==> trial 83: inputs <==
==> flow/design.v <==
module bldc_esc #(parameter DATA_WIDTH = 16,parameter debounce = 3)(
  input clk,              		 
  input reset,            		 
  input pwm_en,						 
  input encoder_a,  				 
  input encoder_b,  				 
  input [DATA_WIDTH-1:0] pwm_period,	 
  input [DATA_WIDTH-1:0] period_reference,	 
  input [DATA_WIDTH-1:0] Kp_ext, 
  input [DATA_WIDTH-1:0] Ki_ext, 
  input [DATA_WIDTH-1:0] Kd_ext, 
  input override_internal_pid,		 
  output reg motor_positive,   		 
  output reg motor_negative 			 
);
  reg motor_pwm;
  reg [DATA_WIDTH-1:0] pwm_counter;
  reg [DATA_WIDTH-1:0] pwm_duty_cycle;
  reg [1:0]encoder_state;
  reg [1:0]prev_encoder_state;
  reg [1:0]pwm_direction;
  reg [DATA_WIDTH-1:0] period_speed ; 
  reg [DATA_WIDTH-1:0] speed_ctr;
  reg [DATA_WIDTH-1:0] Kp ;
  reg [DATA_WIDTH-1:0] Ki ;
  reg [DATA_WIDTH-1:0] Kd ;
  reg signed[DATA_WIDTH-1:0] error;
  reg signed[(DATA_WIDTH)-1:0] integral;
  reg signed[DATA_WIDTH-1:0] derivative;
  reg signed [(DATA_WIDTH)-1:0] pid_output;
  reg signed[DATA_WIDTH-1:0] previous_error;
  reg [2:0] encoder_a_shift_reg;
  reg encoder_a_reg;
  reg [2:0] encoder_b_shift_reg;
  reg encoder_b_reg;
 always @(posedge clk or posedge reset) begin
    if (reset) begin
        integral <= 16'b0;
        pwm_counter <= {DATA_WIDTH{1'b0}};
        encoder_state <= 2'b0;
        prev_encoder_state <= 2'b0;
        pwm_direction<=2'b00;
        motor_positive<=1'b0;
        motor_negative<=1'b0;
        Kp <= 16'd1;
        Ki <= 16'd0;
        Kd <= 16'd0;
        speed_ctr<={DATA_WIDTH{1'b0}};
        previous_error <= {DATA_WIDTH{1'b0}};
        error<=8'b0;
        period_speed <= 16'b0;
        pid_output <= 16'b0;
        derivative <= 16'b0;
        pwm_duty_cycle <= 16'b0;
        motor_pwm <= 1'b0;
        encoder_a_shift_reg <= 3'b0;
        encoder_a_reg <= 1'b0;
        encoder_b_shift_reg <= 3'b0;
        encoder_b_reg <= 1'b0;
    end 
    else begin
        encoder_a_shift_reg <= {encoder_a_shift_reg[debounce-2:0],encoder_a};
        if (encoder_a_shift_reg == {debounce{1'b0}} || encoder_a_shift_reg == {debounce{1'b1}})begin
            encoder_a_reg <= encoder_a_shift_reg[0];
        end
        encoder_b_shift_reg <= {encoder_b_shift_reg[debounce-2:0],encoder_b};
        if (encoder_b_shift_reg == {debounce{1'b0}} || encoder_b_shift_reg == {debounce{1'b1}})begin
            encoder_b_reg <= encoder_b_shift_reg[0];
        end
        pid_output <= Kp * error + Ki * integral + Kd * derivative;	 
        if(pid_output<1) begin			 
			pwm_duty_cycle<=pwm_period;
		end 
		else if (pid_output>pwm_period) begin	 
			pwm_duty_cycle<=1;
		end 
		else begin
			pwm_duty_cycle<= pid_output;	 
		end
        derivative <= error - previous_error;
        if (integral + error > 2047) begin  
            integral <= 2047;  
        end 
        else if (integral + error < -2048) begin
            integral <= -2048; 
        end 
        else begin
            integral <= integral + error;  
        end
        previous_error<=error;
        error <= period_reference - period_speed;
        motor_pwm <= (pwm_counter < pwm_duty_cycle) & pwm_en;  
        if (pwm_counter == pwm_period) begin
            pwm_counter <= 16'd0;
        end
        else begin
            pwm_counter <= pwm_counter + 1;
        end
        encoder_state <= {encoder_a_reg, encoder_b_reg};
        prev_encoder_state <= encoder_state;
        case ({encoder_state, prev_encoder_state})
            4'b0100, 4'b1101,4'b1011: begin 
                pwm_direction<=2'b10;
            end
            4'b1000,4'b1110,4'b0111: begin 
                pwm_direction<=2'b01;
            end
            4'b1100, 4'b0011, 4'b1001,4'b0110: begin 
                pwm_direction<=2'b00;
            end
            default: begin
                pwm_direction<=pwm_direction; 
            end
        endcase
        if(pwm_en==1'b0)begin
            motor_positive<=1'b0;
            motor_negative<=1'b0;
		end 
		else begin
            case(pwm_direction)
                2'b00: begin
      				if(period_reference>32767) begin  
						motor_positive<=1'b0;
						motor_negative<=motor_pwm;
					end
					else begin
						motor_positive<=motor_pwm;
						motor_negative<=1'b0;
					end
                end 
                2'b01:begin
                    motor_positive<=1'b0;
                    motor_negative<=motor_pwm;
                end
                2'b10:begin
                    motor_positive<=motor_pwm;
                    motor_negative<=1'b0;
                end
                default: begin
                    motor_positive <= 1'b0;
                    motor_negative <= 1'b0;
                end
            endcase
        end
		if(override_internal_pid) begin
			Kp<=Kp_ext;
			Ki<=Ki_ext;
			Kd<=Kd_ext;
		end 
		else begin
			Kp<=Kp;
			Ki<=Ki;
			Kd<=Kd;
		end
      if((prev_encoder_state[0]==1'b0 && encoder_a_reg==1'b1) || speed_ctr==16'h00ff) begin
            period_speed<=speed_ctr;
            speed_ctr<={DATA_WIDTH{1'b0}};
        end else begin
            speed_ctr<=speed_ctr+1;
        end
    end
 end
endmodule
==> flow/run.sh <==
#!/bin/bash
# the make line also repeats each setting of config.mk as NAME=value (left out here)
make -C /OpenROAD-flow-scripts/flow DESIGN_CONFIG=/design/flow/config.mk WORK_HOME=/design/flow/orfs CLKGATE_MAP_FILE= finish
==> flow/config.mk <==
export PLATFORM = sky130hd
export DESIGN_NAME = bldc_esc
export DESIGN_NICKNAME = bldc_esc
export VERILOG_FILES = /design/flow/design.v
export SDC_FILE = /design/flow/constraint.sdc
export NUM_CORES = 4
export LEC_CHECK = 0
export CAP_MARGIN = 20
export CELL_PAD_IN_SITES_DETAIL_PLACEMENT = 2
export CELL_PAD_IN_SITES_GLOBAL_PLACEMENT = 2
export CORE_ASPECT_RATIO = 0.89
export CORE_MARGIN = 6
export CORE_UTILIZATION = 48
export CTS_CLUSTER_DIAMETER = 168
export GPL_ROUTABILITY_DRIVEN = 1
export HOLD_SLACK_MARGIN = -0.04
export MAX_ROUTING_LAYER = met5
export MIN_ROUTING_LAYER = met2
export PLACE_DENSITY_LB_ADDON = 0.15
export SETUP_SLACK_MARGIN = 1.24
export SLEW_MARGIN = 20
export TNS_END_PERCENT = 55
==> flow/constraint.sdc <==
create_clock -name core_clock -period 4.24 [get_ports {clk}]
set_input_delay 0.8480 -clock core_clock [delete_from_list [all_inputs] [get_ports {clk}]]
set_output_delay 0.8480 -clock core_clock [all_outputs]
set_load 0.01 [all_outputs]
==> trial 90: changes against trial 83 <==
CELL_PAD_IN_SITES_DETAIL_PLACEMENT = unset   (was 2)
CELL_PAD_IN_SITES_GLOBAL_PLACEMENT = unset   (was 2)
CORE_ASPECT_RATIO = unset   (was 0.89)
CORE_MARGIN = 2   (was 6)
CORE_UTILIZATION = 72   (was 48)
CTS_CLUSTER_DIAMETER = unset   (was 168)
GPL_ROUTABILITY_DRIVEN = unset   (was 1)
HOLD_SLACK_MARGIN = unset   (was -0.04)
MAX_ROUTING_LAYER = unset   (was met5)
MIN_ROUTING_LAYER = unset   (was met2)
PLACE_DENSITY = 0.6   (was unset)
PLACE_DENSITY_LB_ADDON = unset   (was 0.15)
SETUP_SLACK_MARGIN = unset   (was 1.24)
TNS_END_PERCENT = unset   (was 55)
==> flow/constraint.sdc (replaced) <==
create_clock -name core_clock -period 6.61 [get_ports {clk}]
set_input_delay 1.3220 -clock core_clock [delete_from_list [all_inputs] [get_ports {clk}]]
set_output_delay 1.3220 -clock core_clock [all_outputs]
set_load 0.01 [all_outputs]
==> trial 37: changes against trial 83 <==
CELL_PAD_IN_SITES_DETAIL_PLACEMENT = unset   (was 2)
CELL_PAD_IN_SITES_GLOBAL_PLACEMENT = unset   (was 2)
CORE_ASPECT_RATIO = unset   (was 0.89)
CORE_MARGIN = 2   (was 6)
CORE_UTILIZATION = 40   (was 48)
CTS_CLUSTER_DIAMETER = unset   (was 168)
GPL_ROUTABILITY_DRIVEN = unset   (was 1)
HOLD_SLACK_MARGIN = unset   (was -0.04)
MAX_ROUTING_LAYER = unset   (was met5)
MIN_ROUTING_LAYER = unset   (was met2)
PLACE_DENSITY = 0.6   (was unset)
PLACE_DENSITY_LB_ADDON = unset   (was 0.15)
SETUP_SLACK_MARGIN = unset   (was 1.24)
TNS_END_PERCENT = unset   (was 55)
==> flow/constraint.sdc (replaced) <==
create_clock -name core_clock -period 8.0 [get_ports {clk}]
set_input_delay 1.6000 -clock core_clock [delete_from_list [all_inputs] [get_ports {clk}]]
set_output_delay 1.6000 -clock core_clock [all_outputs]
set_load 0.01 [all_outputs]
==> reports/qor.txt <==
First-pass GRT wire length -> 92600 um
Hold_ws -> 0.376 ns
IO Count -> 88
Die width -> 242 um
Core area -> 56300 um^2
GRT overflow -> 0
RD Place Congestion -> 0.939
Status -> complete, no violations
Post-synth EDFFs -> 0
Die Area -> 58800 um^2
R2R Setup Slk -> 0.69 ns
M3 GR Usage -> 2.65%
GRT Resource Usage Total -> 20.1%
Placement row count -> 87
Cell count of the worst reg-to-reg path -> 23
Setup-failing EPs final -> 0
Inverters excl. clock -> 492
Critical Path Stages -> 23
Floorplan Utilization -> 40.4%
-- figures above: trial 37

==> reports/qor.txt <==
Die width -> 243 um
Post-synth EDFFs -> 0
Die Area -> 52800 um^2
Run Error -> [ERROR DPL-0033] detailed placement checks failed during check placement.
Top cell area share -> 25.6%
Core area -> 46300 um^2
Post-Syn Instances -> 2364
Count of input and output buffers -> 87
Placement row count -> 74
Floorplan Utilization -> 49.1%
Stage reached -> detailed placement
Status -> aborted with a tool error
RD Place Congestion -> 1.01
-- figures above: trial 83

==> reports/qor.txt <==
Cell count of the worst reg-to-reg path -> 25
Die width -> 182 um
First-pass GRT wire length -> 95300 um
Post-synth EDFFs -> 0
R2R Setup Slk -> -0.11 ns
GRT overflow -> 0
Setup-failing EPs final -> 3
Die Area -> 33000 um^2
Status -> complete, but fails checks
Floorplan Utilization -> 72.7%
IO Count -> 88
Hold_ws -> 0.383 ns
Layout check fault list -> negative setup slack
Placement row count -> 65
RD Place Congestion -> 0.968
Final Worst Setup Slack -> -0.109 ns
-- figures above: trial 90

